--- flow/config.mk ---
export PLATFORM = sky130hd
export DESIGN_NAME = CPU
export DESIGN_NICKNAME = CPU
export VERILOG_FILES = /design/flow/design.v
export SDC_FILE = /design/flow/constraint.sdc
export NUM_CORES = 4
export LEC_CHECK = 0
export CAP_MARGIN = 20
export CELL_PAD_IN_SITES_GLOBAL_PLACEMENT = 0
export CORE_MARGIN = 2
export CORE_UTILIZATION = 62
export CTS_CLUSTER_SIZE = 50
export HOLD_SLACK_MARGIN = -0.1
export MAX_ROUTING_LAYER = met4
export SETUP_SLACK_MARGIN = 0.96
export SLEW_MARGIN = 20
export TNS_END_PERCENT = 5
--- flow/constraint.sdc ---
create_clock -name core_clock -period 6.59 [get_ports {clk}]
set_input_delay 1.3180 -clock core_clock [delete_from_list [all_inputs] [get_ports {clk}]]
set_output_delay 1.3180 -clock core_clock [all_outputs]
set_load 0.01 [all_outputs]
--- flow/design.v ---
module alu(rs1,rs2,alu_control,funct3,funct7,zero,alu_out);
input [31:0] rs1;
input [31:0] rs2;
input [3:0] alu_control;
input [2:0] funct3;
input [6:0] funct7;
output reg zero;             
output reg[31:0] alu_out;
always @(*)begin
	alu_out=0;
	zero=0;
	case(alu_control)
		4'b0000:begin 
			case(funct3)
				0:begin
					if(funct7==7'b0000000)begin 
						alu_out=rs1+rs2;
					end
					else begin 
						alu_out=rs1-rs2;
					end
				end
				1:begin
					alu_out=rs1<<rs2[4:0];
				end
				2:begin
					alu_out=($signed(rs1) < $signed(rs2))?1:0;
				end
				3:begin
					alu_out=(rs1<rs2)?1:0;
				end
				4:begin
					alu_out=rs1^rs2;
				end
				5:begin
					if(funct7==7'b0000000)begin
						alu_out=rs1>>rs2[4:0];
					end
					else begin
						alu_out=$signed(rs1)>>>rs2[4:0];
					end
				end
				6:begin
					alu_out=rs1|rs2;
				end
				default:begin
					alu_out=rs1&rs2;
				end
			endcase
		end
		4'b0001:begin 
			alu_out=rs1+rs2;
		end
		4'b0010:begin 
			case(funct3)
				0:begin
					alu_out=rs1+rs2;
				end
				1:begin
					alu_out=rs1<<rs2[4:0];
				end
				2:begin
					alu_out=($signed(rs1)<$signed(rs2))?1:0;
				end
				3:begin
					alu_out=(rs1<rs2)?1:0;
				end
				4:begin
					alu_out=rs1^rs2;
				end
				5:begin
					if(rs2[11:5]==7'b0000000)begin
						alu_out=rs1>>rs2[4:0];
					end
					else begin
						alu_out=$signed(rs1)>>>rs2[4:0];
					end
				end
				6:begin
					alu_out=rs1|rs2;
				end
				default:begin
					alu_out=rs1&rs2;
				end
			endcase
		end
		4'b0011:begin 
			alu_out=rs1+rs2;
		end
		4'b0100:begin 
			case(funct3)
				0:zero=(rs1==rs2);
				1:zero=(rs1!=rs2);
				4:zero=($signed(rs1)<$signed(rs2));
				5:zero=($signed(rs1)>=$signed(rs2));
				6:zero=(rs1<rs2);
				7:zero=(rs1>=rs2);
				default:zero=0;
			endcase
		end
		4'b0101:begin 
			alu_out=rs2;
		end
		4'b0110:begin 
			alu_out=rs1+rs2;
		end
		default:begin
			alu_out=0;
			zero=0;
		end
	endcase
end
endmodule
module decoder(instr_out,control_signal);
input [31:0] instr_out;
output reg [13:0] control_signal;
always @(*) begin
case (instr_out[6:0])
	7'b0110011:begin 
		control_signal=14'b0000_1100_00_0001;
		end
	7'b0000011:begin 
		control_signal=14'b0001_1110_00_1000;
		end
	7'b0010011:begin 
		control_signal=14'b0010_1100_00_1001;
		end
	7'b0100011:begin 
		control_signal=14'b0011_0101_00_1000;
		end
	7'b1100011:begin 
		control_signal=14'b0100_0100_11_0000;
		end
	7'b0110111:begin 
		control_signal=14'b0101_1111_00_1111;
		end
	7'b1100111:begin 
		control_signal=14'b0110_1011_10_1011;
		end
	7'b0010111:begin 
		control_signal=14'b0111_1100_00_0111;
		end
	7'b1101111:begin 
		control_signal=14'b1000_1000_01_0011;
		end
	default:
		control_signal=14'b0000_0000_00_0000;
endcase
end
endmodule
module immgen(instr,imm);
input [31:0] instr;
output reg [31:0]imm;
always@(*)begin
	case(instr[6:0])
		7'b0000011,7'b0010011,7'b1100111:begin           
			if(instr[31]==1)begin 
				imm={{20{1'b1}},instr[31:20]};
			end
			else begin
				imm={{20{1'b0}},instr[31:20]};
			end
		end
		7'b0100011:begin 
			if(instr[31]==1)begin
				imm = {{20{1'b1}} , instr[31:25] , instr[11:7]};
			end
			else begin
				imm = {{20{1'b0}} , instr[31:25] , instr[11:7]};
			end
		end
		7'b1100011:begin  
			if(instr[31]==1)begin
				imm = {{19{1'b1}} , instr[31] , instr[7] , instr[30:25] , instr[11:8],1'b0};
			end
			else begin
				imm = {{19{1'b0}} , instr[31] , instr[7] , instr[30:25] , instr[11:8],1'b0};
			end
		end
		7'b0010111,7'b0110111:begin 
			imm={instr[31:12],{12{1'b0}}};
		end
		7'b1101111:begin 
			if(instr[31]==1)begin
				imm = {{11{1'b1}} , instr[31] , instr[19:12] , instr[20] , instr[30:21] , 1'b0};
			end
			else begin
				imm = {{11{1'b0}} , instr[31] , instr[19:12] , instr[20] , instr[30:21] , 1'b0};
			end
		end
		default:begin
			imm=0;
		end
	endcase
end
endmodule
module regfile(clk,rs1_addr,rs2_addr,rd_addr,reg_wrt,rd_data,rs1_data,rs2_data);
input clk;
input [4:0] rs1_addr;
input [4:0] rs2_addr;
input [4:0] rd_addr;
input reg_wrt;
input [31:0] rd_data;
output reg[31:0] rs1_data;
output reg[31:0] rs2_data;
reg [31:0] r [1:31];
always@(posedge clk) begin
	rs1_data <= (rs1_addr == 5'd0) ? 32'd0 : r[rs1_addr];
	rs2_data <= (rs2_addr == 5'd0) ? 32'd0 : r[rs2_addr];
	if(reg_wrt && rd_addr != 5'd0)
		r[rd_addr] <= rd_data;
end
endmodule
module CPU(
    input             clk,
    input             rst,
    input      [31:0] data_out,
    input      [31:0] instr_out,
    output reg        instr_read,
    output reg        data_read,
    output reg [31:0] instr_addr,
    output reg [31:0] data_addr,
    output reg [3:0]  data_write,
    output reg [31:0] data_in
);
localparam S_IF  = 2'd0;
localparam S_ID  = 2'd1;
localparam S_EX  = 2'd2;
localparam S_MEM = 2'd3;
reg  [1:0]  state;
reg  [31:0] pc;
reg  [31:0] ir;
reg  [1:0]  ld_off;
wire [13:0] signal;
wire [31:0] rs1_data;
wire [31:0] rs2_data;
wire [31:0] imm;
wire [31:0] src2;
wire        zero;
wire [31:0] alu_out;
wire [31:0] pc_plus_imm;
wire [31:0] pc_plus4;
reg  [31:0] rd_data;
reg         reg_wrt;
reg  [31:0] next_pc;
reg  [31:0] ld_data;
wire [6:0] opcode = ir[6:0];
wire [2:0] funct3 = ir[14:12];
wire is_load   = (opcode == 7'b0000011);
wire is_store  = (opcode == 7'b0100011);
wire is_branch = (opcode == 7'b1100011);
wire is_jal    = (opcode == 7'b1101111);
wire is_jalr   = (opcode == 7'b1100111);
wire is_auipc  = (opcode == 7'b0010111);
decoder decoder(
.instr_out(ir),
.control_signal(signal)
);
regfile regfile(
.clk(clk),
.rs1_addr(instr_out[19:15]),
.rs2_addr(instr_out[24:20]),
.rd_addr(ir[11:7]),
.reg_wrt(reg_wrt),
.rd_data(rd_data),
.rs1_data(rs1_data),
.rs2_data(rs2_data)
);
immgen immgen(
.instr(ir),
.imm(imm)
);
assign pc_plus4    = pc + 32'd4;
assign pc_plus_imm = pc + imm;
assign src2 = signal[3] ? imm : rs2_data;
alu alu(
.rs1(rs1_data),
.rs2(src2),
.alu_control(signal[13:10]),
.funct3(funct3),
.funct7(ir[31:25]),
.zero(zero),
.alu_out(alu_out)
);
always @(*) begin
	case (funct3)
		3'b000: begin
			case (ld_off)
				2'd0: ld_data = {{24{data_out[7]}},  data_out[7:0]};
				2'd1: ld_data = {{24{data_out[15]}}, data_out[15:8]};
				2'd2: ld_data = {{24{data_out[23]}}, data_out[23:16]};
				default: ld_data = {{24{data_out[31]}}, data_out[31:24]};
			endcase
		end
		3'b001: ld_data = ld_off[1] ? {{16{data_out[31]}}, data_out[31:16]}
		                            : {{16{data_out[15]}}, data_out[15:0]};
		3'b100: begin
			case (ld_off)
				2'd0: ld_data = {24'd0, data_out[7:0]};
				2'd1: ld_data = {24'd0, data_out[15:8]};
				2'd2: ld_data = {24'd0, data_out[23:16]};
				default: ld_data = {24'd0, data_out[31:24]};
			endcase
		end
		3'b101: ld_data = ld_off[1] ? {16'd0, data_out[31:16]} : {16'd0, data_out[15:0]};
		default: ld_data = data_out;
	endcase
end
always @(*) begin
	if ((is_branch && zero) || is_jal)
		next_pc = pc_plus_imm;
	else if (is_jalr)
		next_pc = {alu_out[31:1], 1'b0};
	else
		next_pc = pc_plus4;
end
always @(*) begin
	reg_wrt = 1'b0;
	rd_data = alu_out;
	if (state == S_MEM) begin
		reg_wrt = 1'b1;
		rd_data = ld_data;
	end else if (state == S_EX && !is_load) begin
		reg_wrt = signal[9];
		if (is_jal || is_jalr)
			rd_data = pc_plus4;
		else if (is_auipc)
			rd_data = pc_plus_imm;
	end
end
always @(*) begin
	instr_read = (state == S_IF);
	instr_addr = pc;
	data_addr  = alu_out;
	data_read  = (state == S_EX) && is_load;
	data_write = 4'b0000;
	data_in    = rs2_data;
	if (state == S_EX && is_store) begin
		case (funct3)
			3'b000: begin
				data_write = 4'b0001 << alu_out[1:0];
				data_in    = {4{rs2_data[7:0]}};
			end
			3'b001: begin
				data_write = alu_out[1] ? 4'b1100 : 4'b0011;
				data_in    = {2{rs2_data[15:0]}};
			end
			default: data_write = 4'b1111;
		endcase
	end
end
always @(posedge clk) begin
	if (rst) begin
		state <= S_IF;
		pc    <= 32'd0;
	end else begin
		case (state)
			S_IF: state <= S_ID;
			S_ID: begin
				ir    <= instr_out;
				state <= S_EX;
			end
			S_EX: begin
				ld_off <= alu_out[1:0];
				if (is_load) begin
					state <= S_MEM;
				end else begin
					pc    <= next_pc;
					state <= S_IF;
				end
			end
			default: begin
				pc    <= pc_plus4;
				state <= S_IF;
			end
		endcase
	end
end
endmodule
--- flow/run.sh ---
#!/bin/bash
# the make line also repeats each setting of config.mk as NAME=value (left out here)
make -C /OpenROAD-flow-scripts/flow DESIGN_CONFIG=/design/flow/config.mk WORK_HOME=/design/flow/orfs CLKGATE_MAP_FILE= finish
==> CHANGELOG.md, run 1 <==
### Metrics

* Total cells reported by yosys after synthesis at ~5400
* Number of H-tree levels at 3
* Placed cells at roughly 7300
* Number of clock sinks at around 1100
* Tool error message: [ERROR GRT-0232] Routing congestion too high. Check the congestion heatmap in the GUI.
* Top cells by area in the synthesized netlist: sky130_fd_sc_hd__edfxtp_1 46%, sky130_fd_sc_hd__mux4_2 17%, sky130_fd_sc_hd__dfxtp_1 3.0%, sky130_fd_sc_hd__mux2i_1 2.8%, sky130_fd_sc_hd__a21oi_1 2.6%
* Post-synthesis mux area share at a little over a fifth
* Die Ht at approximately 330 µm
* Floorplan row count at ~120
* Share of the synthesized netlist area taken by xor and xnor gates at approximately 1.3%
* Top-level I/O count at between 150 and 200
* Proportion of netlist area held by the largest area contributor at between 40 and 50%
* Worst setup slack after placement at -454 ps
* Library cell with the largest summed area after synthesis: sky130_fd_sc_hd__edfxtp_1
* Outcome: stopped before the end
* Synthesized-area fraction occupied by and/or/nand/nor cells at under 10%
* Port Buffer Count at approximately 170
* Proportion of register bits with asynchronous set or reset after synthesis at 0%
* Area share of and-or/or-and cells after synthesis at between 10% and 20%
* Post-synthesis adder-cell area fraction at under 10%
* Most frequent cells after synthesis: 1026 x sky130_fd_sc_hd__edfxtp_1, 499 x sky130_fd_sc_hd__mux4_2, 353 x sky130_fd_sc_hd__nor2_1, 349 x sky130_fd_sc_hd__nand2_1, 347 x sky130_fd_sc_hd__a21oi_1
* Global-route usage over all layers at between 80% and 90%
* Number of warnings reported in the yosys synthesis log at 5
* FP Util at approximately 63%
* Maximum buffer depth of the clock tree at 3
* Routability cong. at between 1 and 1.5
* Core Box Area at 107000 µm²
* Distinct lib cells used at about 110
* Synthesized registers at between 1000 and 1500
* Number of buffers inserted during clock tree synthesis at 109
* Sequential fraction of the synthesis area at between 40% and 50%
* Mapped Nets at 5602
* Stage where the flow stopped: 5_1_grt
* Post-CTS Hold Buffers at 0
* Count of library flops with an enable pin at roughly 1000
* Post-Syn Area at a little under 70000 µm²
* Die width at 333 µm
* Global route overflow at 300
* Total Die Area at around 110000 µm²
* Estimated wirelength of the detail-placed design at 226000 µm
* Cell count after synthesis at 5421
* Count leader, synth: sky130_fd_sc_hd__edfxtp_1
* Most common reg cell: sky130_fd_sc_hd__edfxtp_1
* Mean Syn Cell Area at 12.4 µm²
* Top logic family: multiplexers
* Root buffer cell: sky130_fd_sc_hd__clkbuf_16
* YS chip area at 67200 µm²
[stage by stage]
stage	hold WS, ps	cell area, µm²
global placement	579	74900
detailed placement	577	75000
CTS	590	82600
floorplan	530	67500
[what timing repair did]
action | in CTS
setup endpoints to repair | 812
gates resized | 686
gates cloned | 12
pin swaps | 162
buffers inserted | 152
[routing by layer]
layer / GRT overflow / track usage [%]
met5: - / -
met4: 106 / 82.6
met3: 45 / 74.5
met2: 118 / 94.8
met1: 31 / 85.9
==> inputs of run 2 (changes only) <==
Settings changed: CELL_PAD_IN_SITES_GLOBAL_PLACEMENT 0 to not set, CORE_UTILIZATION 62 to 45, CTS_CLUSTER_SIZE 50 to not set, HOLD_SLACK_MARGIN -0.1 to not set, MAX_ROUTING_LAYER met4 to not set, SETUP_SLACK_MARGIN 0.96 to not set, TNS_END_PERCENT 5 to not set.
Clock period 6.59 ns to 7.01 ns, I/O delays scaled along.
==> run 2 against run 1 <==
Now fails the layout checks on negative setup slack. Area after synthesis unchanged. Synthesized cell count unchanged. Die area up 37%.
==> CHANGELOG.md, run 2 <==
### Physical design

* Layout Check Fail Reasons: negative setup slack
* Core Box Area at around 150000 µm²
* Final Routed Wirelength at between 300000 and 400000 µm
* Share of power burned in registers at between 40% and 50%
* Layout Utilization at approximately 54%
* Number of max-cap violations at 0
* Crit path DRT at roughly 5600 ps
* Floorplan row count at 141
* Proportion of register bits with asynchronous set or reset after synthesis at 0%
* Cell count after synthesis at roughly 5400
* Antenna viol nets, final at 0
* Worst vdd rail ir drop at around 230 µV
* Syn-to-layout area delta at 19.0%
* Power share of the clock group at 32.0%
* Met3 routed WL at 36900 µm
* Count of non-filler cells in the finished layout at roughly 7900
* Area share of and-or/or-and cells after synthesis at ~14%
* Total Die Area at about 150000 µm²
* Worst setup path startpoint: ir[5]$_DFFE_PP_
* Power drawn by the sequential cells at about 0.008 W
* R2R Path Start: ir[5]$_DFFE_PP_
* Most frequent cells after synthesis: 1026 x sky130_fd_sc_hd__edfxtp_1, 499 x sky130_fd_sc_hd__mux4_2, 353 x sky130_fd_sc_hd__nor2_1, 349 x sky130_fd_sc_hd__nand2_1, 347 x sky130_fd_sc_hd__a21oi_1
* Top-level I/O count at roughly 170
* Peak Freq at roughly 130 MHz
* R2r endpoint: regfile.r[30][30]$_DFFE_PP_
* Sequential fraction of the synthesis area at between 40% and 50%
* Post-Syn Area at 67200 µm²
* Longest individual stage delay on the worst path at between 900 and 1000 ps
* Critical Path Sink: data_addr[20]
* Post-CTS Hold Buffers at 0
* Share of the synthesized netlist area taken by xor and xnor gates at ~1.3%
* Top cells by area in the synthesized netlist: sky130_fd_sc_hd__edfxtp_1 46%, sky130_fd_sc_hd__mux4_2 17%, sky130_fd_sc_hd__dfxtp_1 3.0%, sky130_fd_sc_hd__mux2i_1 2.8%, sky130_fd_sc_hd__a21oi_1 2.6%
* Cell depth of the worst flop-to-flop path at 21
* Internal power contribution at 0.0129 W
* Combinational group power at between 0.005 and 0.006 W
* Routed wire length on met2 at roughly 130000 µm
* Biggest consumer: registers
* Switching power summed over all nets at 0.00624 W
* Drc violations at 0
* Mean Syn Cell Area at 12.4 µm²
* Post-synthesis mux area share at between 20% and 30%
* Number of H-tree levels at 3
* Count of endpoints failing hold in the final timing report at 0
* Crit path depth at 23
* Series of cell instances along the critical path: buf_12 > a211oi_4 > buf_4 > a31o_4 > buf_6 > o211ai_1 > and2_4 > inv_4 > ha_4 > a2111o_1 > a31oi_4 > o21bai_1 > a31o_2 > buf_6 > a31oi_4 > o21bai_1 > xor2_1 > nand2b_1 > o2111ai_2 > a2111oi_4 > o21ai_2 > buf_6 > buf_6
* Die Ht at between 300 and 400 µm
* Hold/Removal Path Class: reg2reg
* Final tally of setup violations at 14
* Avg WL per Cell at a little under 40 µm
* CP startpoint kind: flop
* Power density over the cells at between 200 and 250 nW/µm²
* Mapped Nets at 5602
* Via count of the first global-routing pass at about 54000
* Clock edge transition at the registers on the reported setup and hold paths at ~70 ps
* Routability cong. at between 1 and 1.5
* Count of library flops with an enable pin at between 1000 and 1500
* Top logic family: multiplexers
* Total tool warning count at just under 90
* Crit path buf inv count at 7
* Origin of the worst min-delay path: state[0]$_DFF_P_
* Type of the worst setup path: reg2out
* Worst relative slew slack at approximately 16%
* Most common reg cell: sky130_fd_sc_hd__edfxtp_1
* Comb power frac at a little over a quarter
* Antenna violations before repair at 22
* Power in the clock group at between 0.006 and 0.007 W
* Largest net degree at the start of global routing at between 100 and 150
* Outcome: failed layout checks
* Count leader, synth: sky130_fd_sc_hd__edfxtp_1
* Library cell with the largest summed area after synthesis: sky130_fd_sc_hd__edfxtp_1
* Highest metal layer used by the detailed router: met5
* Global-route usage over all layers at 40.2%
* Worst Hold Path Cells at 1
* Transition time of the tightest slew-check pin at between 1000 and 1500 ps
* Post-Route Skew at approximately 80 ps
* Vias/cell at roughly 7.2
* Number of buffers inserted during clock tree synthesis at about 120
* Proportion of netlist area held by the largest area contributor at a little under half
* Final worst-path cycle share at 106%
* Arrival time worst endpoint at slightly above 6000 ps
* Later-pin clock latency in the skew report at a little under 800 ps
* First drt pass iteration count at 8
* Synthesized-area fraction occupied by and/or/nand/nor cells at 9.10%
* Synthesized registers at approximately 1100
* Post-layout power at 0.0192 W
* Max Transition Viols Final at 0
* Shortest period the worst path allows at between 7000 and 8000 ps
* Wire length of the first global-routing pass at about 430000 µm
* Switching portion of total power at 32.5%
* Root buffer cell: sky130_fd_sc_hd__clkbuf_16
* Cell with the most instances on the worst path: sky130_fd_sc_hd__buf_6
* Total leakage power at roughly 28 nW
* Distinct lib cells used at around 110
* Post-layout net count at about 6000
* Sort of element at the end of the critical path: output port
* Setup repair after global routing missed its margin: yes
* Number of clock sinks at between 1000 and 1500
* Register-to-register path setup slack at about 260 ps
* Port Buffer Count at about 170
* Total cells reported by yosys after synthesis at 5421
* Die width at 391 µm
* Maximum buffer depth of the clock tree at 3
* Worst Hold End: state[2]$_DFF_P_
* Post-synthesis adder-cell area fraction at roughly 2.2%
* FP Util at 45.4%
* Detailed router's first-iteration violation count at between 9000 and 10000
* Filler cell count at about 12000
* Top Family by Delay on Critical Path: AND-OR/OR-AND gates
* Hold WS at roughly 530 ps
* Number of warnings reported in the yosys synthesis log at 5
* Largest fanout on the critical path at 5
* Total number of vias at ~57000
* Post-route met1 wirelength at ~110000 µm
* YS chip area at approximately 67000 µm²
* Critical Path Slowest Stage Cell: sky130_fd_sc_hd__a2111oi_4
* Clock tree from TritonCTS: built
* Estimated wirelength of the detail-placed design at roughly 210000 µm
* Global route overflow at 0
* Placed cells at 7588
* Final WS setup at -431 ps
==> run 2: routing by layer <==
layer	track usage [%]	up-vias
li1	-	22622
met1	52.1	28773
met2	58.9	4480
met3	10.5	1127
met4	28.3	14
met5	0	-
==> run 2: layout make-up <==
type / instances / area, µm² / share of cell area, %
clock inverters: 50 / 507 / 0.633
well taps: 1930 / 2410 / 3.02
inverters: 152 / 581 / 0.726
repair buffers: 744 / 6430 / 8.04
diodes: 8 / 20.0 / 0.0250
clock buffers: 168 / 3230 / 4.04
flip-flops and latches: 1126 / 32800 / 41.0
multi-input cells: 3723 / 34000 / 42.5
==> run 2: stage by stage <==
step	setup slack (ps)	setup TNS (ps)	area [µm²]
after global routing	-432	-3460	80000
after detailed placement	-448	-1940	73900
final	-431	-1960	80000
after global placement	-790	-2080	73800
after CTS	-164	-442	78900
after floorplan	168	0	67200
==> run 2: repair_timing <==
action                                  in CTS  in global routing
endpoints found under the hold margin        0                  0
pin swaps                                   50                 67
endpoints found under the setup margin      36                 35
gates cloned                                 2                  2
setup buffers                               43                 42
gates resized                              237                174
==> inputs of run 3 (changes only) <==
Settings changed: SETUP_SLACK_MARGIN set to 0.41.
Clock period 7.01 ns to 11.5 ns, I/O delays scaled along.
==> run 3 against run 2 <==
Now clean on timing, DRC and antenna. Cell count is 4.8% lower. Area after synthesis stayed put. First-iteration DRC count is 4.9% lower. Critical path depth is 3 lower. Synthesized cell count stayed put. Non-clock buffer count is 386 lower. Routed wire length is 1.3% lower. Register-to-register slack better by 2600 ps. Design area is 5.5% lower. Clock power is 37% lower. Global-route usage is 0.50 points lower. Sequential share of layout area is 2.4 points higher. Critical path type unchanged.
==> CHANGELOG.md, run 3 <==
### Physical design

* Post-synthesis adder-cell area fraction at roughly 2.2%
* Most frequent cells after synthesis: 1026 x sky130_fd_sc_hd__edfxtp_1, 499 x sky130_fd_sc_hd__mux4_2, 353 x sky130_fd_sc_hd__nor2_1, 349 x sky130_fd_sc_hd__nand2_1, 347 x sky130_fd_sc_hd__a21oi_1
* Syn-to-layout area delta at 12.4%
* Number of clock sinks at roughly 1100
* Post-Route Skew at around 63 ps
* Area share of and-or/or-and cells after synthesis at between 10 and 15%
* Post-Syn Area at 67200 µm²
* Count of endpoints failing hold in the final timing report at 0
* Post-synthesis mux area share at a little over a fifth
* Critical Path Sink: data_write[3]
* Cell with the most instances on the worst path: sky130_fd_sc_hd__a21oi_1
* Count of library flops with an enable pin at between 1000 and 1500
* Library cell with the largest summed area after synthesis: sky130_fd_sc_hd__edfxtp_1
* CP startpoint kind: flop
* Hold/Removal Path Class: reg2reg
* Setup TNS at 0 ps
* Top logic family: multiplexers
* Cell count after synthesis at between 5000 and 6000
* Highest-utilization routing layer at the global route stage: met2
* Finished layout cell area at 75600 µm²
* Setup repair after global routing missed its margin: no
* Global-route usage over all layers at between 30% and 40%
* Hold WS at approximately 540 ps
* Post-layout net count at ~5700
* Antenna violations before repair at 15
* Count leader, synth: sky130_fd_sc_hd__edfxtp_1
* Synthesized registers at around 1100
* Power density over the cells at about 150 nW/µm²
* Avg WL per Cell at between 40 and 50 µm
* Shortest period the worst path allows at 10760 ps
* Total number of vias at approximately 55000
* Critical Path Slowest Stage Cell: sky130_fd_sc_hd__o31ai_1
* Met1 track utilization from global routing at 54.0%
* Later-pin clock latency in the skew report at between 700 and 800 ps
* Total tool warning count at roughly 84
* Final Routed Wirelength at about 300000 µm
* Power in the clock group at around 0.0039 W
* YS chip area at ~67000 µm²
* Combinational group power at approximately 0.0027 W
* Share of power burned in registers at between 40% and 50%
* Transition time of the tightest slew-check pin at 1300 ps
* Crit path depth at 20
* Worst Hold End: state[2]$_DFF_P_
* Drc violations at 0
* Peak Freq at ~93 MHz
* Mean Syn Cell Area at approximately 12 µm²
* Number of warnings reported in the yosys synthesis log at 5
* Power share of the clock group at approximately a third
* Switching portion of total power at between 30% and 40%
* Root buffer cell: sky130_fd_sc_hd__clkbuf_16
* Biggest consumer: registers
* Origin of the worst min-delay path: state[0]$_DFF_P_
* Clock tree from TritonCTS: built
* Number of buffers inserted during clock tree synthesis at around 120
* Number of H-tree levels at 3
* Vias/cell at 7.28
* Crit path buf inv count at 4
* Cell depth of the worst flop-to-flop path at 19
* Power drawn by the sequential cells at around 0.0048 W
* Share of the synthesized netlist area taken by xor and xnor gates at between 1 and 1.5%
* Post-DP Area at 71600 µm²
* Detailed router's first-iteration violation count at roughly 9000
* Arrival time worst endpoint at between 8000 and 9000 ps
* Estimated wirelength of the detail-placed design at approximately 210000 µm
* Top Family by Delay on Critical Path: AND-OR/OR-AND gates
* Worst vdd rail ir drop at 167 µV
* Total cells reported by yosys after synthesis at about 5400
* Synthesized-area fraction occupied by and/or/nand/nor cells at under 10%
* Worst Hold Path Cells at 1
* Maximum buffer depth of the clock tree at 3
* Proportion of netlist area held by the largest area contributor at a little under half
* Number of post-CTS setup repair buffers at 0
* Comb power frac at between 20% and 30%
* R2r endpoint: pc[4]$_SDFFE_PP0P_
* R2R Path Start: ir[2]$_DFFE_PP_
* Internal power contribution at ~0.0077 W
* Wire length of the first global-routing pass at approximately 420000 µm
* Clock edge transition at the registers on the reported setup and hold paths at 70 ps
* Total leakage power at ~26 nW
* Longest individual stage delay on the worst path at ~850 ps
* Crit path DRT at approximately 9200 ps
* Proportion of register bits with asynchronous set or reset after synthesis at 0%
* Max Transition Viols Final at 0
* FP Util at a little under half
* Switching power summed over all nets at approximately 0.0036 W
* Largest fanout on the critical path at 17
* Global route overflow at 0
* Die width at just under 400 µm
* Final tally of setup violations at 0
* Core Box Area at ~150000 µm²
* Most common reg cell: sky130_fd_sc_hd__edfxtp_1
* Routability cong. at 1.12
* Type of the worst setup path: reg2out
* Distinct lib cells used at around 110
* Register-to-register path setup slack at 2850 ps
* Sort of element at the end of the critical path: output port
* Floorplan row count at approximately 140
* Sequential fraction of the synthesis area at between 40 and 50%
* Outcome: timing/DRC/antenna clean
* GRT met2 Usage at 58.6%
* Worst setup path startpoint: ir[2]$_DFFE_PP_
* Die Ht at roughly 390 µm
* Antenna viol nets, final at 0
* First drt pass iteration count at 6
* Post-CTS Hold Buffers at 0
* Number of max-cap violations at 0
* Largest net degree at the start of global routing at 133
* Port Buffer Count at around 170
* Via count of the first global-routing pass at around 52000
* Met3 usage in global routing at 8.91%
* Top cells by area in the synthesized netlist: sky130_fd_sc_hd__edfxtp_1 46%, sky130_fd_sc_hd__mux4_2 17%, sky130_fd_sc_hd__dfxtp_1 3.0%, sky130_fd_sc_hd__mux2i_1 2.8%, sky130_fd_sc_hd__a21oi_1 2.6%
* Mapped Nets at approximately 5600
* Series of cell instances along the critical path: nand4bb_1 > o22ai_4 > and2_1 > a21oi_1 > o21ai_0 > inv_1 > ha_1 > inv_1 > a21oi_1 > nand2_1 > o31ai_1 > nand4_1 > nor4_1 > a21oi_1 > o211ai_1 > o2111ai_1 > o221ai_1 > buf_4 > o21ba_2 > clkdlybuf4s50_1
* Worst relative slew slack at a little under an eighth
* Total Die Area at around 150000 µm²
* Top-level I/O count at around 170
* Final worst-path cycle share at just over 90%
run 3: cell type report:
class	instances	area (µm²)
antenna	6	15.0
clock buffer	164	3320
clock inverter	59	654
fill	12716	72400
inverter	152	571
multi-input combinational	3723	32600
sequential	1126	32800
tap	1930	2410
timing repair buffer	358	3210
run 3: layer usage:
metal	part of all wire [%]	vias up	routed length, µm
li1	-	21871	-
met1	38	27798	117000
met2	43	4173	134000
met5	0.031	-	97
met4	6.9	12	21300
met3	11	843	35400
run 3: repair_timing:
action	CTS	global route
hold endpoints to repair	0	0
gates resized	0	2
endpoints found under the setup margin	0	5
run 3: per-stage QoR:
step | power (W) | util, % | std cells | setup slack (ps)
floorplan | 0.00627 | - | 5421 | 2770
global placement | 0.00744 | 48.3 | 7287 | 1730
detailed placement | 0.00742 | 48.3 | 7287 | 1730
CTS | 0.0113 | 51.0 | 7510 | 853
global route | 0.0116 | 51.1 | 7512 | 472
finish | 0.0113 | 51.1 | 7518 | 744
==> inputs of run 4 (changes only) <==
Settings changed: CAP_MARGIN 20 to 30, CORE_UTILIZATION 45 to 34, GPL_TIMING_DRIVEN set to 0, PLACE_DENSITY_LB_ADDON set to 0.25, SETUP_SLACK_MARGIN 0.41 to not set, SLEW_MARGIN 20 to 35.
Clock period 11.5 ns to 15.0 ns, I/O delays scaled along.
==> run 4 against run 3 <==
Sequential share of layout area down 2.5 points. Critical path depth rose by 4. Global-route usage shrank 5.6 points. Setup slack improved by 770 ps. Clock skew rose by 20 ps. Clock power down 19%. Cell count up 15%. Largest power group unchanged. Highest routed layer unchanged.
==> CHANGELOG.md, run 4 <==
### Physical design

* Top-level I/O count at ~170
* Count of endpoints failing hold in the final timing report at 0
* Post-synthesis adder-cell area fraction at around 2.2%
* Post-CTS Hold Buffers at 0
* Synthesized-area fraction occupied by and/or/nand/nor cells at ~9%
* Post-Route Skew at between 80 and 90 ps
* Total cells reported by yosys after synthesis at about 5400
* Cell count after synthesis at about 5400
* Cell depth of the worst flop-to-flop path at 29
* Longest individual stage delay on the worst path at roughly 790 ps
* Number of warnings reported in the yosys synthesis log at 5
* FP Util at 34.1%
* Root buffer cell: sky130_fd_sc_hd__clkbuf_16
* Total Die Area at ~200000 µm²
* Count leader, synth: sky130_fd_sc_hd__edfxtp_1
* Crit path buf inv count at 11
* Wire length of the first global-routing pass at around 470000 µm
* Outcome: timing/DRC/antenna clean
* Share of the synthesized netlist area taken by xor and xnor gates at 1.32%
* Sort of element at the end of the critical path: output port
* Setup repair after global routing missed its margin: no
* Die Ht at 449 µm
* R2R Path Start: ir[3]$_DFFE_PP_
* Mapped Nets at ~5600
* Switching power summed over all nets at approximately 0.0031 W
* CP startpoint kind: flop
* Final worst-path cycle share at around 90%
* Number of max-cap violations at 0
* Drc violations at 0
* Power in the clock group at 0.00315 W
* Share of power burned in registers at between 40 and 50%
* Number of buffers inserted during clock tree synthesis at approximately 120
* Proportion of netlist area held by the largest area contributor at 45.8%
* Syn-to-layout area delta at 19.4%
* R2r endpoint: regfile.r[2][21]$_DFFE_PP_
* Total number of vias at a little under 60000
* Power drawn by the sequential cells at approximately 0.0037 W
* GRT met2 Usage at between 50% and 60%
* Register-to-register path setup slack at 4360 ps
* Worst Hold Path Cells at 2
* Filler cell count at around 19000
* Antenna violations before repair at 27
* Peak Freq at roughly 74 MHz
* Switching portion of total power at roughly a third
* Later-pin clock latency in the skew report at a little over 800 ps
* Top logic family: multiplexers
* Port Buffer Count at approximately 170
* Distinct lib cells used at approximately 110
* Clock edge transition at the registers on the reported setup and hold paths at approximately 70 ps
* Transition time of the tightest slew-check pin at around 1100 ps
* Crit path DRT at between 10000 and 15000 ps
* Count of library flops with an enable pin at roughly 1000
* Number of post-CTS setup repair buffers at 0
* Floorplan row count at around 160
* YS chip area at roughly 67000 µm²
* Maximum buffer depth of the clock tree at 3
* Combinational group power at ~0.0023 W
* Critical Path Sink: data_addr[25]
* Number of H-tree levels at 3
* Worst setup path startpoint: ir[3]$_DFFE_PP_
* Core Box Area at between 150000 and 200000 µm²
* Met1 track utilization from global routing at roughly 43%
* Worst setup slack after placement at ~2900 ps
* Area share of and-or/or-and cells after synthesis at approximately 14%
* Met3 usage in global routing at 8.13%
* Total leakage power at roughly 27 nW
* Internal power contribution at just over 0.006 W
* Die width at around 450 µm
* Power share of the clock group at roughly 35%
* Antenna viol nets, final at 0
* Avg WL per Cell at a little over 40 µm
* Origin of the worst min-delay path: pc[10]$_SDFFE_PP0P_
* Worst vdd rail ir drop at between 100 and 150 µV
* Global-route usage over all layers at 34.1%
* Final Routed Wirelength at approximately 350000 µm
* Number of clock sinks at between 1000 and 1500
* Most common reg cell: sky130_fd_sc_hd__edfxtp_1
* Synthesized registers at 1126
* Count of instances resized after the clock tree is built at 0
* Sequential fraction of the synthesis area at about half
* Most frequent cells after synthesis: 1026 x sky130_fd_sc_hd__edfxtp_1, 499 x sky130_fd_sc_hd__mux4_2, 353 x sky130_fd_sc_hd__nor2_1, 349 x sky130_fd_sc_hd__nand2_1, 347 x sky130_fd_sc_hd__a21oi_1
* Via count of the first global-routing pass at between 50000 and 60000
* First drt pass iteration count at 9
* Type of the worst setup path: reg2out
* Top cells by area in the synthesized netlist: sky130_fd_sc_hd__edfxtp_1 46%, sky130_fd_sc_hd__mux4_2 17%, sky130_fd_sc_hd__dfxtp_1 3.0%, sky130_fd_sc_hd__mux2i_1 2.8%, sky130_fd_sc_hd__a21oi_1 2.6%
* Post-layout net count at just over 6000
* Largest net degree at the start of global routing at 32
* Global route overflow at 0
* Post-synthesis mux area share at about a fifth
* Final WS setup at about 1500 ps
* Total tool warning count at 81
* Highest-utilization routing layer at the global route stage: met2
* Top Family by Delay on Critical Path: buffers and inverters
* Routability cong. at 1.09
* Comb power frac at between 20 and 30%
* Biggest consumer: registers
* Shortest period the worst path allows at about 13000 ps
* Hold/Removal Path Class: reg2reg
* Largest fanout on the critical path at 10
* Worst Hold End: pc[10]$_SDFFE_PP0P_
* Arrival time worst endpoint at 10490 ps
* Series of cell instances along the critical path: buf_2 > and3b_1 > clkbuf_1 > buf_2 > nand2_1 > clkbuf_1 > clkbuf_1 > buf_1 > clkbuf_1 > o21ai_0 > inv_1 > ha_1 > clkbuf_1 > inv_1 > nor2_1 > a31oi_1 > o21ai_1 > a31o_2 > a31oi_1 > xnor2_1 > a211oi_1 > a211oi_1 > or3_1 > clkdlybuf4s50_1
* Crit path depth at 24
* Worst relative slew slack at between 20% and 30%
* Power density over the cells at between 100 and 150 nW/µm²
* Critical Path Slowest Stage Cell: sky130_fd_sc_hd__o21ai_1
* Cell with the most instances on the worst path: sky130_fd_sc_hd__clkbuf_1
* Clock tree from TritonCTS: built
* Hold WS at between 500 and 600 ps
* Estimated wirelength of the detail-placed design at approximately 270000 µm
* Mean Syn Cell Area at 12.4 µm²
* Final tally of setup violations at 0
* Detailed router's first-iteration violation count at 9497
* Vias/cell at ~6.7
* Library cell with the largest summed area after synthesis: sky130_fd_sc_hd__edfxtp_1
* Post-Syn Area at roughly 67000 µm²
* Max Transition Viols Final at 0
* Proportion of register bits with asynchronous set or reset after synthesis at 0%
## run 4: final cells by class
type	count	area, µm²	share of cell area, %
clock inverters	80	980	1.22
flip-flops and latches	1126	32800	40.9
clock buffers	143	3170	3.95
plain buffers	420	1880	2.34
well taps	2640	3300	4.11
diodes	16	40.0	0.0499
inverters	152	571	0.711
multi-input cells	3723	33000	41.1
repair buffers	377	4570	5.69
## run 4: metal layers
metal / share of wire, % / vias up
li1: - / 22784
met1: 36 / 29628
met2: 44 / 4471
met3: 11 / 1040
met4: 8.9 / 12
met5: 0.017 / -
## run 4: metrics by stage
stage / instances / TNS (ps) / instance area (µm²) / util (%) / power [W]
2_1_floorplan: 5421 / 0 / 67200 / - / 0.00481
3_3_place_gp: 8228 / -95010 / 72200 / 36.7 / 0.00585
3_5_place_dp: 8435 / 0 / 76000 / 38.6 / 0.00593
4_1_cts: 8658 / 0 / 80200 / 40.7 / 0.00903
5_1_grt: 8661 / 0 / 80200 / 40.7 / 0.00930
6_report: 8677 / 0 / 80300 / 40.8 / 0.00914
==> inputs of run 5 (changes only) <==
Settings changed: CAP_MARGIN 30 to 20, CORE_UTILIZATION 34 to 12, GPL_TIMING_DRIVEN 0 to not set, PLACE_DENSITY_LB_ADDON 0.25 to not set, SLEW_MARGIN 35 to 20.
Clock period 15.0 ns to 18.3 ns, I/O delays scaled along.
==> run 5 against run 4 <==
Now fails the layout checks on max-capacitance violations, max-slew violations. Sequential power shrank 19%. Global-route usage decreased by 23 points. Setup slack improved by 4200 ps. Count of clock-buffer cells in the layout is 16 higher. Die area increased to 2.8 times the previous value. Clock skew fell by 49 ps. Area after synthesis did not move. First-iteration DRC count fell by 1.8%. Largest cell class is now flip-flops and latches.
==> CHANGELOG.md, run 5 <==
### Physical design

* Biggest consumer: registers
* Transition time of the tightest slew-check pin at 1490 ps
* Core Box Area at roughly 560000 µm²
* Drc violations at 0
* Post-layout net count at between 5000 and 6000
* Global-route usage over all layers at between 10 and 15%
* Count of library flops with an enable pin at a little over 1000
* Worst Hold Path Cells at 1
* Switching power summed over all nets at around 0.0023 W
* Total leakage power at around 26 nW
* Port Buffer Count at approximately 170
* Power share of the clock group at 34.0%
* Layout Check Fail Reasons: max-capacitance violations, max-slew violations
* Share of power burned in registers at around two fifths
* Die Ht at ~750 µm
* FP Util at 12.1%
* Wire length of the first global-routing pass at roughly 450000 µm
* Post-synthesis adder-cell area fraction at 2.21%
* Total cells reported by yosys after synthesis at ~5400
* Post-synthesis mux area share at 21.0%
* Max Transition Viols Final at 1
* Most common reg cell: sky130_fd_sc_hd__edfxtp_1
* Power density over the cells at about 87 nW/µm²
* Total Die Area at ~570000 µm²
* Proportion of register bits with asynchronous set or reset after synthesis at 0%
* Power in the clock group at around 0.0025 W
* Count of endpoints failing hold in the final timing report at 0
* Most frequent cells after synthesis: 1026 x sky130_fd_sc_hd__edfxtp_1, 499 x sky130_fd_sc_hd__mux4_2, 353 x sky130_fd_sc_hd__nor2_1, 349 x sky130_fd_sc_hd__nand2_1, 347 x sky130_fd_sc_hd__a21oi_1
* First drt pass iteration count at 8
* Number of max-cap violations at 1
* Switching portion of total power at 32.1%
* Combinational group power at between 0.0015 and 0.002 W
* Series of cell instances along the critical path: nand4bb_1 > o22ai_2 > buf_4 > and2_1 > a21oi_1 > o21ai_0 > inv_1 > ha_1 > inv_1 > a21oi_1 > o31ai_1 > o31ai_1 > nand4_1 > nor4_1 > a21oi_1 > o211ai_1 > o2111ai_1 > o221ai_1 > buf_4 > o21ba_2 > clkdlybuf4s50_1
* CP startpoint kind: flop
* Peak Freq at ~80 MHz
* Internal power contribution at slightly below 0.005 W
* Crit path depth at 21
* Longest individual stage delay on the worst path at ~1000 ps
* Vias/cell at ~4.2
* Distinct lib cells used at around 110
* Mapped Nets at around 5600
* Worst setup slack after placement at roughly 6900 ps
* Post-Syn Area at between 60000 and 70000 µm²
* Worst setup path startpoint: ir[2]$_DFFE_PP_
* Root buffer cell: sky130_fd_sc_hd__clkbuf_16
* Largest net degree at the start of global routing at about 120
* Syn-to-layout area delta at 23.0%
* Cell depth of the worst flop-to-flop path at 19
* Crit path buf inv count at 5
* Maximum buffer depth of the clock tree at 3
* Routability cong. at about 1.0
* Post-Route Skew at 33.7 ps
* Share of the synthesized netlist area taken by xor and xnor gates at between 1 and 1.5%
* Total number of vias at 54989
* Top cells by area in the synthesized netlist: sky130_fd_sc_hd__edfxtp_1 46%, sky130_fd_sc_hd__mux4_2 17%, sky130_fd_sc_hd__dfxtp_1 3.0%, sky130_fd_sc_hd__mux2i_1 2.8%, sky130_fd_sc_hd__a21oi_1 2.6%
* Register-to-register path setup slack at 9450 ps
* Sequential fraction of the synthesis area at about half
* Antenna violations before repair at between 60 and 70
* Final Routed Wirelength at approximately 330000 µm
* Final tally of setup violations at 0
* Count of instances resized after the clock tree is built at 0
* Crit path DRT at about 15000 ps
* Die width at between 700 and 800 µm
* Filler cell count at between 60000 and 70000
* Estimated wirelength of the detail-placed design at 238000 µm
* Number of post-CTS setup repair buffers at 0
* Outcome: failed layout checks
* Area share of and-or/or-and cells after synthesis at between 10% and 20%
* Post-CTS Hold Buffers at 0
* Total tool warning count at 86
* Number of clock sinks at about 1100
* Arrival time worst endpoint at 8910 ps
* Later-pin clock latency in the skew report at between 700 and 800 ps
* Cell with the most instances on the worst path: sky130_fd_sc_hd__a21oi_1
* Origin of the worst min-delay path: state[0]$_DFF_P_
* Power drawn by the sequential cells at ~0.003 W
* Antenna viol nets, final at 0
* Final worst-path cycle share at ~69%
* Top logic family: multiplexers
* Critical Path Slowest Stage Cell: sky130_fd_sc_hd__o31ai_1
* Post-layout power at between 0.007 and 0.008 W
* Setup repair after global routing missed its margin: no
* Largest fanout on the critical path at 17
* Critical Path Sink: data_write[3]
* Number of H-tree levels at 3
* Top Family by Delay on Critical Path: AND-OR/OR-AND gates
* Sort of element at the end of the critical path: output port
* Proportion of netlist area held by the largest area contributor at a little under half
* Top-level I/O count at approximately 170
* Setup TNS at 0 ps
* Synthesized-area fraction occupied by and/or/nand/nor cells at around 9%
* YS chip area at 67200 µm²
* Comb power frac at between 20% and 30%
* Hold/Removal Path Class: reg2reg
* Clock tree from TritonCTS: built
* Via count of the first global-routing pass at a little over 50000
* Mean Syn Cell Area at about 12 µm²
* Library cell with the largest summed area after synthesis: sky130_fd_sc_hd__edfxtp_1
* Detailed router's first-iteration violation count at 9328
* Worst vdd rail ir drop at between 90 and 100 µV
* Number of buffers inserted during clock tree synthesis at around 120
* Final WS setup at 5730 ps
* R2R Path Start: ir[4]$_DFFE_PP_
* Synthesized registers at around 1100
* Cell count after synthesis at between 5000 and 6000
* Global route overflow at 0
* Type of the worst setup path: reg2out
* Count leader, synth: sky130_fd_sc_hd__edfxtp_1
* Clock edge transition at the registers on the reported setup and hold paths at 60 ps
* Worst Hold End: state[2]$_DFF_P_
* Avg WL per Cell at between 20 and 30 µm
* Number of warnings reported in the yosys synthesis log at 5
* Shortest period the worst path allows at around 13000 ps
* Hold WS at between 500 and 600 ps
* Worst relative slew slack at -0.280%
* Floorplan row count at approximately 270
* R2r endpoint: regfile.r[29][29]$_DFFE_PP_
## run 5: per-stage QoR
| stage | util, % | instance area, µm² | std cells |
|---|---|---|---|
| detailed placement | 14.1 | 78600 | 12836 |
| finish | 14.8 | 82700 | 13114 |
| floorplan | - | 67200 | 5421 |
| CTS | 14.8 | 82600 | 13051 |
| global route | 14.8 | 82600 | 13059 |
| global placement | 14.1 | 78600 | 12834 |
## run 5: layout make-up
cell class	instances	area, µm²	share of cell area, %
multi-input combinational	3723	32600	39.4
timing repair buffer	383	3330	4.03
antenna	63	158	0.191
clock inverter	56	672	0.812
inverter	152	571	0.690
sequential	1126	32800	39.7
clock buffer	159	3240	3.92
tap	7452	9320	11.3
## run 5: routing by layer
layer  vias to the layer above  global-route usage [%]  share of wire, %
li1                      21974                       -                 -
met1                     28010                    14.3                38
met3                       785                    4.02                13
met4                        26                    6.09               6.1
met5                         -                       0             0.046
met2                      4194                    16.3                42
==> inputs of run 6 (changes only) <==
Settings changed: CELL_PAD_IN_SITES_GLOBAL_PLACEMENT set to 0, CORE_UTILIZATION 12 to 61, CTS_CLUSTER_SIZE set to 37, MAX_ROUTING_LAYER set to met4, SETUP_SLACK_MARGIN set to 0.74.
Clock period 18.3 ns to 6.4 ns, I/O delays scaled along.
==> run 6 against run 5 <==
Area after synthesis is the same. Die area shrank 80%. Synthesized cell count is the same. The run now fails in 5_1_grt.
==> CHANGELOG.md, run 6 <==
### Metrics

* Maximum buffer depth of the clock tree at 3
* Root buffer cell: sky130_fd_sc_hd__clkbuf_16
* Share of the synthesized netlist area taken by xor and xnor gates at ~1.3%
* Total Die Area at between 100000 and 150000 µm²
* Global route overflow at 10
* Post-synthesis mux area share at approximately a fifth
* Die Ht at 336 µm
* Number of buffers inserted during clock tree synthesis at ~110
* Most frequent cells after synthesis: 1026 x sky130_fd_sc_hd__edfxtp_1, 499 x sky130_fd_sc_hd__mux4_2, 353 x sky130_fd_sc_hd__nor2_1, 349 x sky130_fd_sc_hd__nand2_1, 347 x sky130_fd_sc_hd__a21oi_1
* Global-route usage over all layers at between 70% and 80%
* Sequential fraction of the synthesis area at between 40 and 50%
* Post-synthesis adder-cell area fraction at between 2 and 2.5%
* Die width at roughly 340 µm
* Core Box Area at 109000 µm²
* Mean Syn Cell Area at between 10 and 15 µm²
* Worst setup slack after placement at -225 ps
* Mapped Nets at ~5600
* Routability cong. at ~1.2
* Stage where the flow stopped: 5_1_grt
* Library cell with the largest summed area after synthesis: sky130_fd_sc_hd__edfxtp_1
* Proportion of register bits with asynchronous set or reset after synthesis at 0%
* Port Buffer Count at roughly 170
* Post-Syn Area at ~67000 µm²
* Synthesized-area fraction occupied by and/or/nand/nor cells at under 10%
* Tool error message: [ERROR GRT-0232] Routing congestion too high. Check the congestion heatmap in the GUI.
* Floorplan row count at 121
* Post-DP Area at between 70000 and 80000 µm²
* Top-level I/O count at approximately 170
* FP Util at 61.6%
* Cell count after synthesis at between 5000 and 6000
* Count leader, synth: sky130_fd_sc_hd__edfxtp_1
* Outcome: stopped before the end
* Number of H-tree levels at 3
* Distinct lib cells used at ~110
* Number of clock sinks at ~1100
* Synthesized registers at between 1000 and 1500
* Number of warnings reported in the yosys synthesis log at 5
* Most common reg cell: sky130_fd_sc_hd__edfxtp_1
* Top cells by area in the synthesized netlist: sky130_fd_sc_hd__edfxtp_1 46%, sky130_fd_sc_hd__mux4_2 17%, sky130_fd_sc_hd__dfxtp_1 3.0%, sky130_fd_sc_hd__mux2i_1 2.8%, sky130_fd_sc_hd__a21oi_1 2.6%
* YS chip area at 67200 µm²
* Estimated wirelength of the detail-placed design at around 220000 µm
* Area share of and-or/or-and cells after synthesis at around 14%
* Top logic family: multiplexers
* Proportion of netlist area held by the largest area contributor at 45.8%
* Count of library flops with an enable pin at ~1000
* Total cells reported by yosys after synthesis at roughly 5400
run 6: routing by layer:
layer | overflow | global-route usage, %
met1 | 0 | 79.2
met2 | 3 | 91.0
met3 | 2 | 63.1
met4 | 5 | 74.4
met5 | - | -
run 6: through the flow:
| step | hold WS, ps | cells | utilization (%) | total power (W) |
|---|---|---|---|---|
| after detailed placement | 543 | 7429 | 69.7 | 0.0141 |
| after global placement | 551 | 7428 | 69.7 | 0.0140 |
| after CTS | 556 | 7772 | 75.8 | 0.0214 |
| after floorplan | 530 | 5421 | - | 0.0113 |
run 6: repair_timing:
action / 4_1_cts
pin swaps: 156
endpoints found under the setup margin: 573
hold buffers: 0
gates resized: 565
setup buffers: 133
gates cloned: 6
==> inputs of run 7 (changes only) <==
Settings changed: CELL_PAD_IN_SITES_GLOBAL_PLACEMENT 0 to not set, CORE_UTILIZATION 61 to 58, CTS_CLUSTER_SIZE 37 to 40, MAX_ROUTING_LAYER met4 to not set, SETUP_SLACK_MARGIN 0.74 to 0.97.
Clock period 6.4 ns to 6.44 ns, I/O delays scaled along.
==> run 7 against run 6 <==
The flow again stops in 5_1_grt. Synthesized cell count unchanged. Area after synthesis unchanged. Die area up 5.1%.
==> CHANGELOG.md, run 7 <==
### Metrics

* Core Box Area at approximately 110000 µm²
* FP Util at between 50% and 60%
* Top-level I/O count at approximately 170
* Sequential fraction of the synthesis area at 48.8%
* Proportion of register bits with asynchronous set or reset after synthesis at 0%
* Root buffer cell: sky130_fd_sc_hd__clkbuf_16
* Total cells reported by yosys after synthesis at between 5000 and 6000
* Stage where the flow stopped: 5_1_grt
* Most common reg cell: sky130_fd_sc_hd__edfxtp_1
* Floorplan row count at between 100 and 150
* Post-CTS Hold Buffers at 0
* Outcome: stopped before the end
* Die Ht at roughly 340 µm
* Proportion of netlist area held by the largest area contributor at 45.8%
* Total Die Area at 119000 µm²
* Distinct lib cells used at approximately 110
* Synthesized registers at between 1000 and 1500
* Cell count after synthesis at ~5400
* Die width at around 340 µm
* Number of buffers inserted during clock tree synthesis at 109
* Number of clock sinks at 1126
* Count leader, synth: sky130_fd_sc_hd__edfxtp_1
* Port Buffer Count at about 170
* Top cells by area in the synthesized netlist: sky130_fd_sc_hd__edfxtp_1 46%, sky130_fd_sc_hd__mux4_2 17%, sky130_fd_sc_hd__dfxtp_1 3.0%, sky130_fd_sc_hd__mux2i_1 2.8%, sky130_fd_sc_hd__a21oi_1 2.6%
* Routability cong. at approximately 1.1
* Number of H-tree levels at 3
* Area share of and-or/or-and cells after synthesis at between 10% and 20%
* Mapped Nets at between 5000 and 6000
* Estimated wirelength of the detail-placed design at between 200000 and 250000 µm
* Maximum buffer depth of the clock tree at 3
* Post-synthesis adder-cell area fraction at ~2.2%
* Most frequent cells after synthesis: 1026 x sky130_fd_sc_hd__edfxtp_1, 499 x sky130_fd_sc_hd__mux4_2, 353 x sky130_fd_sc_hd__nor2_1, 349 x sky130_fd_sc_hd__nand2_1, 347 x sky130_fd_sc_hd__a21oi_1
* Post-synthesis mux area share at 21.0%
* Top logic family: multiplexers
* Mean Syn Cell Area at 12.4 µm²
* Post-DP Area at around 76000 µm²
* Share of the synthesized netlist area taken by xor and xnor gates at 1.32%
* Post-Syn Area at about 67000 µm²
* YS chip area at around 67000 µm²
* Number of warnings reported in the yosys synthesis log at 5
* Count of library flops with an enable pin at 1026
* Library cell with the largest summed area after synthesis: sky130_fd_sc_hd__edfxtp_1
* Synthesized-area fraction occupied by and/or/nand/nor cells at a little under a tenth
-- run 7: per-stage QoR --
stage          power [W]  cells  setup WS [ps]
2_1_floorplan     0.0113   5421            417
3_3_place_gp      0.0142   7491           -583
3_5_place_dp      0.0143   7492           -591
4_1_cts           0.0218   7865           -471
-- run 7: repair_timing --
item | CTS
resized | 641
pin swaps | 156
gates cloned | 11
endpoints found under the setup margin | 828
setup buffers | 157
==> inputs of run 8 (changes only) <==
Settings changed: CELL_PAD_IN_SITES_GLOBAL_PLACEMENT set to 0, CORE_UTILIZATION 58 to 72, CTS_CLUSTER_SIZE 40 to 14, PLACE_DENSITY_LB_ADDON set to 0.02, SETUP_SLACK_MARGIN 0.97 to 3.95, SLEW_MARGIN 20 to 15, TNS_END_PERCENT set to 70.
Clock period 6.44 ns to 13.4 ns, I/O delays scaled along.
==> run 8 against run 7 <==
The run again fails in 5_1_grt. Die area shrank 19%. Area after synthesis stayed put. Synthesized cell count is the same.
==> CHANGELOG.md, run 8 <==
### Metrics

* Most common reg cell: sky130_fd_sc_hd__edfxtp_1
* Die width at approximately 310 µm
* Mapped Nets at 5602
* Distinct lib cells used at between 100 and 150
* Stage where the flow stopped: 5_1_grt
* Post-Syn Area at 67200 µm²
* Area share of and-or/or-and cells after synthesis at ~14%
* Number of buffers inserted during clock tree synthesis at between 100 and 150
* Most frequent cells after synthesis: 1026 x sky130_fd_sc_hd__edfxtp_1, 499 x sky130_fd_sc_hd__mux4_2, 353 x sky130_fd_sc_hd__nor2_1, 349 x sky130_fd_sc_hd__nand2_1, 347 x sky130_fd_sc_hd__a21oi_1
* Routability cong. at 1.26
* Synthesized registers at approximately 1100
* Total Die Area at approximately 96000 µm²
* Global route overflow at approximately 740
* Number of clock sinks at around 1100
* Top-level I/O count at roughly 170
* Proportion of register bits with asynchronous set or reset after synthesis at 0%
* Library cell with the largest summed area after synthesis: sky130_fd_sc_hd__edfxtp_1
* Synthesized-area fraction occupied by and/or/nand/nor cells at around 9%
* Top cells by area in the synthesized netlist: sky130_fd_sc_hd__edfxtp_1 46%, sky130_fd_sc_hd__mux4_2 17%, sky130_fd_sc_hd__dfxtp_1 3.0%, sky130_fd_sc_hd__mux2i_1 2.8%, sky130_fd_sc_hd__a21oi_1 2.6%
* Core Box Area at 92900 µm²
* Tool error message: [ERROR GRT-0116] Global routing finished with congestion. Check the congestion regions in the DRC Viewer.
* FP Util at between 70% and 80%
* Outcome: stopped before the end
* Root buffer cell: sky130_fd_sc_hd__clkbuf_16
* Total cells reported by yosys after synthesis at approximately 5400
* Maximum buffer depth of the clock tree at 3
* YS chip area at 67200 µm²
* Proportion of netlist area held by the largest area contributor at 45.8%
* Sequential fraction of the synthesis area at approximately 49%
* Share of the synthesized netlist area taken by xor and xnor gates at ~1.3%
* Count leader, synth: sky130_fd_sc_hd__edfxtp_1
* Estimated wirelength of the detail-placed design at approximately 210000 µm
* Die Ht at ~310 µm
* Number of H-tree levels at 3
* Floorplan row count at roughly 110
* Post-DP Area at slightly above 70000 µm²
* Cell count after synthesis at approximately 5400
* Port Buffer Count at approximately 170
* Global-route usage over all layers at between 80 and 90%
* Top logic family: multiplexers
* Mean Syn Cell Area at about 12 µm²
* Number of warnings reported in the yosys synthesis log at 5
* Post-synthesis mux area share at 21.0%
* Count of library flops with an enable pin at ~1000
* Post-synthesis adder-cell area fraction at about 2.2%
-- run 8: through the flow --
step	hold slack [ps]	std cells	setup slack (ps)
2_1_floorplan	530	5421	4670
3_3_place_gp	566	6595	3470
3_5_place_dp	572	6597	3330
4_1_cts	580	6839	3860
-- run 8: what timing repair did --
action | in CTS
pin swaps | 11
endpoints found under the hold margin | 0
setup endpoints to repair | 36
hold buffers | 0
setup buffers | 39
resized | 84
cloned | 2
-- run 8: metal layers --
layer	GRT overflow	global-route usage (%)
met1	98	90.4
met2	274	96.7
met3	107	84.0
met4	246	88.6
met5	11	67.0
==> inputs of run 9 (changes only) <==
Settings changed: CELL_PAD_IN_SITES_GLOBAL_PLACEMENT 0 to not set, CORE_UTILIZATION 72 to 45, CTS_CLUSTER_SIZE 14 to not set, PLACE_DENSITY_LB_ADDON 0.02 to not set, SETUP_SLACK_MARGIN 3.95 to not set, SLEW_MARGIN 15 to 20, TNS_END_PERCENT 70 to not set.
Clock period 13.4 ns to 6.64 ns, I/O delays scaled along.
==> run 9 against run 8 <==
Synthesized cell count did not move. The layout now fails its checks (negative setup slack). Die area up 59%. Area after synthesis did not move.
==> CHANGELOG.md, run 9 <==
### Physical design

* Number of H-tree levels at 3
* Number of clock sinks at around 1100
* Critical Path Slowest Stage Cell: sky130_fd_sc_hd__a2111o_1
* Register-to-register path setup slack at ~20 ps
* Total number of vias at 58285
* Power in the clock group at approximately 0.0064 W
* Proportion of register bits with asynchronous set or reset after synthesis at 0%
* Global route overflow at 0
* Post-Route Skew at between 60 and 70 ps
* Worst setup slack after placement at -360 ps
* Cell depth of the worst flop-to-flop path at 50
* Final Routed Wirelength at ~320000 µm
* Outcome: failed layout checks
* Top Family by Delay on Critical Path: AND-OR/OR-AND gates
* Max Transition Viols Final at 0
* Floorplan row count at around 140
* Final tally of setup violations at 14
* Synthesized registers at between 1000 and 1500
* Proportion of netlist area held by the largest area contributor at a little under half
* Most common reg cell: sky130_fd_sc_hd__edfxtp_1
* Finished layout cell area at approximately 84000 µm²
* Count leader, synth: sky130_fd_sc_hd__edfxtp_1
* Setup TNS at -840 ps
* Switching power summed over all nets at roughly 0.0067 W
* Total Die Area at about 150000 µm²
* Distinct lib cells used at 113
* Shortest period the worst path allows at 6820 ps
* Drc violations at 0
* Antenna violations before repair at 17
* Final worst-path cycle share at 103%
* Power share of the clock group at about 31%
* Clock tree from TritonCTS: built
* Post-CTS Hold Buffers at 0
* Share of the synthesized netlist area taken by xor and xnor gates at between 1 and 1.5%
* Synthesized-area fraction occupied by and/or/nand/nor cells at under 10%
* Clock edge transition at the registers on the reported setup and hold paths at 60 ps
* Hold/Removal Path Class: reg2reg
* Crit path DRT at 5310 ps
* Peak Freq at ~150 MHz
* Origin of the worst min-delay path: state[0]$_DFF_P_
* Syn-to-layout area delta at 25.0%
* Wire length of the first global-routing pass at about 430000 µm
* Post-synthesis adder-cell area fraction at 2.21%
* Die width at a little under 400 µm
* Mean Syn Cell Area at about 12 µm²
* Post-DP Area at between 70000 and 80000 µm²
* Transition time of the tightest slew-check pin at between 1000 and 1500 ps
* Worst vdd rail ir drop at about 250 µV
* Estimated wirelength of the detail-placed design at roughly 220000 µm
* CP startpoint kind: flop
* Vias/cell at 7.04
* Routability cong. at between 1 and 1.5
* Worst setup path startpoint: ir[2]$_DFFE_PP_
* Share of power burned in registers at between 30 and 40%
* Post-layout net count at roughly 6400
* Number of buffers inserted during clock tree synthesis at 117
* Core Box Area at 148000 µm²
* Power drawn by the sequential cells at 0.00827 W
* Top-level I/O count at 168
* Worst relative slew slack at between 20% and 30%
* FP Util at approximately 45%
* Die Ht at roughly 390 µm
* Switching portion of total power at 32.3%
* Count of library flops with an enable pin at a little over 1000
* Layout Check Fail Reasons: negative setup slack
* Total leakage power at roughly 30 nW
* Combinational group power at around 0.0061 W
* Type of the worst setup path: reg2out
* Root buffer cell: sky130_fd_sc_hd__clkbuf_16
* Internal power contribution at about 0.014 W
* Longest individual stage delay on the worst path at ~450 ps
* Number of max-cap violations at 0
* Port Buffer Count at around 170
* R2r endpoint: pc[12]$_SDFFE_PP0P_
* YS chip area at 67200 µm²
* Arrival time worst endpoint at between 5000 and 6000 ps
* Top logic family: multiplexers
* Power density over the cells at 248 nW/µm²
* Count of non-filler cells in the finished layout at around 8300
* Final WS setup at -178 ps
* Post-synthesis mux area share at between 20% and 30%
* Post-Syn Area at between 60000 and 70000 µm²
* Comb power frac at 29.4%
* Worst Hold End: state[2]$_DFF_P_
* Area share of and-or/or-and cells after synthesis at roughly 14%
* Series of cell instances along the critical path: buf_6 > buf_4 > and3_1 > and3_4 > o211ai_1 > and2_4 > inv_4 > ha_4 > a2111o_1 > o21bai_4 > a31oi_1 > buf_4 > buf_6 > nor2b_4 > a21oi_4 > xnor2_2 > a222oi_1 > nand2_1 > a2111oi_4 > buf_4 > inv_2 > buf_6
* Later-pin clock latency in the skew report at between 700 and 800 ps
* Crit path depth at 22
* Largest net degree at the start of global routing at ~110
* Maximum buffer depth of the clock tree at 3
* Highest metal layer used by the detailed router: met5
* R2R Path Start: ir[2]$_DFFE_PP_
* Largest fanout on the critical path at 9
* Top cells by area in the synthesized netlist: sky130_fd_sc_hd__edfxtp_1 46%, sky130_fd_sc_hd__mux4_2 17%, sky130_fd_sc_hd__dfxtp_1 3.0%, sky130_fd_sc_hd__mux2i_1 2.8%, sky130_fd_sc_hd__a21oi_1 2.6%
* Via count of the first global-routing pass at between 50000 and 60000
* Antenna viol nets, final at 0
* Met3 routed WL at 36800 µm
* Cell count after synthesis at 5421
* Most frequent cells after synthesis: 1026 x sky130_fd_sc_hd__edfxtp_1, 499 x sky130_fd_sc_hd__mux4_2, 353 x sky130_fd_sc_hd__nor2_1, 349 x sky130_fd_sc_hd__nand2_1, 347 x sky130_fd_sc_hd__a21oi_1
* Placed cells at 7863
* Sort of element at the end of the critical path: output port
* Total tool warning count at between 90 and 100
* Avg WL per Cell at ~38 µm
* Post-route met1 wirelength at around 120000 µm
* Biggest consumer: registers
* Critical Path Sink: data_addr[15]
* Crit path buf inv count at 8
* Mapped Nets at approximately 5600
* Worst Hold Path Cells at 1
* Number of warnings reported in the yosys synthesis log at 5
* Total cells reported by yosys after synthesis at around 5400
* Library cell with the largest summed area after synthesis: sky130_fd_sc_hd__edfxtp_1
* Count of endpoints failing hold in the final timing report at 0
* Global-route usage over all layers at a little over 40%
* Setup repair after global routing missed its margin: yes
* Sequential fraction of the synthesis area at slightly below 50%
* Routed wire length on met2 at 136000 µm
* First drt pass iteration count at 6
* Detailed router's first-iteration violation count at a little over 9000
## run 9: per-stage QoR
| stage | hold slack [ps] | power [W] | util (%) |
|---|---|---|---|
| CTS | 531 | 0.0203 | 55.6 |
| global route | 561 | 0.0213 | 56.8 |
| floorplan | 530 | 0.0109 | - |
| detailed placement | 522 | 0.0136 | 51.5 |
| finish | 532 | 0.0208 | 56.8 |
| global placement | 520 | 0.0136 | 51.5 |
## run 9: area by class of cell
type / instances / area (µm²)
fillers: 12174 / 64000
multi-input cells: 3723 / 34700
flip-flops and latches: 1126 / 32800
repair buffers: 1117 / 9750
clock buffers: 168 / 3210
well taps: 1930 / 2410
inverters: 152 / 588
clock inverters: 52 / 514
diodes: 9 / 22.5
## run 9: timing repair
action | in CTS | in global routing
pin swaps | 90 | 149
buffers inserted | 125 | 72
resized | 366 | 310
cloned | 1 | 1
setup endpoints to repair | 36 | 68
## run 9: layer usage
layer	GRT usage (%)	vias up
li1	-	23386
met2	60.0	4545
met5	0	-
met3	9.54	1023
met1	53.8	29319
met4	27.2	12
Power and IR drop assume default switching activity.
